==> flow/design.v <==
module multicycle_arithmetic(
    input clk, rst, start, 
    input [1:0] op, 
    input [7:0] a, b, 
    output reg done, 
    output reg [15:0] result
);
    reg [2:0] state;
    parameter IDLE = 3'b000, LOAD = 3'b001, ADD = 3'b010, SUB = 3'b011, 
              MUL = 3'b100, DIV = 3'b101, DONE = 3'b110;
    always @(posedge clk or posedge rst) begin
        if (rst) begin
            state <= IDLE;
            done <= 0;
            result <= 0;
        end else begin
            case (state)
                IDLE: begin
                    done <= 0;
                    if (start) state <= LOAD;
                end
                LOAD: begin
                    case (op)
                        2'b00: state <= ADD;
                        2'b01: state <= SUB;
                        2'b10: state <= MUL;
                        2'b11: state <= DIV;
                        default: state <= DONE;
                    endcase
                end
                ADD: begin
                    result <= a + b;
                    state <= DONE;
                end
                SUB: begin
                    result <= a - b;
                    state <= DONE;
                end
                MUL: begin
                    result <= a * b;
                    state <= DONE;
                end
                DIV: begin
                    result <= (b != 0) ? a / b : 16'hFFFF;  
                    state <= DONE;
                end
                DONE: begin
                    done <= 1;
                    state <= IDLE;
                end
                default: state <= IDLE;
            endcase
        end
    end
endmodule
make LEC_CHECK=0 CAP_MARGIN=20 CORE_MARGIN=2 CORE_UTILIZATION=72 CTS_CLUSTER_DIAMETER=225 CTS_CLUSTER_SIZE=56 SLEW_MARGIN=20 finish   # period 23.5 ns
run.sh (not shown) runs the stock make flow with config.mk's settings and CLKGATE_MAP_FILE=.
The first run failed in detailed placement (3_5_place_dp).
Then changed:
CORE_UTILIZATION = 58   (was 72)
CTS_CLUSTER_DIAMETER = not set   (was 225)
CTS_CLUSTER_SIZE = not set   (was 56)
SETUP_SLACK_MARGIN = -2.0   (was not set)
TNS_END_PERCENT = 5   (was not set)
clock period = 28.4 ns   (was 23.5 ns; I/O delays follow)
Effect:
- The new run ended with an error in global routing (5_1_grt) on GRT-0232
- die size went up by 23%
- synthesized area is unchanged
- synthesized cell count does not change
Then changed:
CORE_UTILIZATION = 15   (was 58)
SETUP_SLACK_MARGIN = not set   (was -2.0)
TNS_END_PERCENT = not set   (was 5)
clock period = 35.7 ns   (was 28.4 ns; I/O delays follow)
With this change the flow ran to the end with no violations.
Die size climbs to 3.7 times its value.
Synthesized cell count is unchanged.
Synthesized area stays the same.
Then changed:
CORE_UTILIZATION = 70   (was 15)
CTS_CLUSTER_DIAMETER = 218   (was not set)
CTS_CLUSTER_SIZE = 37   (was not set)
clock period = 32.5 ns   (was 35.7 ns; I/O delays follow)
With this change the flow ended with an error in clock tree synthesis (4_1_cts) (DPL-0033).
Die size went down by 78%.
Synthesized area is unchanged.
Synthesized cell count stays the same.
Then changed:
ABC_AREA = 1   (was not set)
CORE_UTILIZATION = 66   (was 70)
CTS_CLUSTER_SIZE = 73   (was 37)
HOLD_SLACK_MARGIN = 0.3   (was not set)
clock period = 30.0 ns   (was 32.5 ns; I/O delays follow)
- The new run finished but failed the layout checks on setup timing
- synthesized area is higher by 1.6%
- die size went up by 7.5%
- synthesized cell count goes up by 21%
Then changed:
ABC_AREA = not set   (was 1)
CORE_UTILIZATION = 40   (was 66)
CTS_CLUSTER_DIAMETER = not set   (was 218)
CTS_CLUSTER_SIZE = not set   (was 73)
HOLD_SLACK_MARGIN = not set   (was 0.3)
SETUP_SLACK_MARGIN = 5.0   (was not set)
clock period = 34.5 ns   (was 30.0 ns; I/O delays follow)
After rerunning: This time the run finished with timing, DRC and antenna clean; final area shrinks by 0.57%; die size climbs by 60%; clock-buffer cell count does not change; non-clock buffer count climbs by 12; core utilization came out lower by 35 points; setup slack improves by 2400 ps; routed wire length goes down by 12%.

========
RTL: the design.v shown in full above, as it stands there.
clock: 13.5 ns
lec_check: 0
abc_area: 1
cap_margin: 20
core_aspect_ratio: 0.5
core_margin: 2
core_utilization: 72
cts_cluster_diameter: 350
cts_cluster_size: 98
place_density: 0.42
slew_margin: 20
tns_end_percent: 10
The starting point died in detailed placement (3_5_place_dp) on DPL-0033.
Then changed:
Settings changed: ABC_AREA 1 to not set, CORE_ASPECT_RATIO 0.5 to not set, CORE_UTILIZATION 72 to 58, CTS_CLUSTER_DIAMETER 350 to not set, CTS_CLUSTER_SIZE 98 to not set, PLACE_DENSITY 0.42 to not set, TNS_END_PERCENT 10 to not set.
Clock period 13.5 ns to 19.1 ns, I/O delays scaled along.
Result: The changed run ended with an error in global routing (5_1_grt) (GRT-0232). Die size increases by 21%. Synthesized cell count decreases by about 17%. Area after synthesis decreases by about 1.6%.
Then changed:
Settings changed: CORE_UTILIZATION 58 to 72, CTS_CLUSTER_DIAMETER set to 225, CTS_CLUSTER_SIZE set to 56, SETUP_SLACK_MARGIN set to -1.61.
Clock period 19.1 ns to 21.1 ns, I/O delays scaled along.
After rerunning:
- With this change the flow ended with an error in detailed placement (3_5_place_dp) on DPL-0033
- die size went down by 19%
- area after synthesis does not change
- synthesized cell count does not change
Then changed:
Settings changed: CORE_UTILIZATION 72 to 64, CTS_CLUSTER_DIAMETER 225 to not set, CTS_CLUSTER_SIZE 56 to not set, SETUP_SLACK_MARGIN -1.61 to not set.
Clock period 21.1 ns to 27.7 ns, I/O delays scaled along.
After rerunning: With this change the flow never finished: it broke off in clock tree synthesis (4_1_cts) on DPL-0033; die size rises by roughly a tenth; synthesized cell count stays the same; synthesized area stays the same.
Then changed:
Settings changed: CORE_UTILIZATION 64 to 26, CTS_CLUSTER_SIZE set to 15, HOLD_SLACK_MARGIN set to -0.08.
Clock period 27.7 ns to 35.0 ns, I/O delays scaled along.
Effect:
- Now the flow finished clean
- die size grows by 140%
- synthesized area stays the same
- synthesized cell count is unchanged
Then changed:
Settings changed: ABC_AREA set to 1, CAP_MARGIN 20 to 15, CORE_ASPECT_RATIO set to 1.35, CORE_UTILIZATION 26 to 40, CTS_CLUSTER_SIZE 15 to not set, HOLD_SLACK_MARGIN -0.08 to not set.
After rerunning: The changed run ran to the end with no violations; worst setup slack is better by 1.3 ns; via count went down by 3.5%; wire length went down by 15%; register-to-register slack is worse by 0.36 ns; clock skew is about the same; worst hold slack is worse by 0.018 ns; clock-buffer cell count went up by 1.
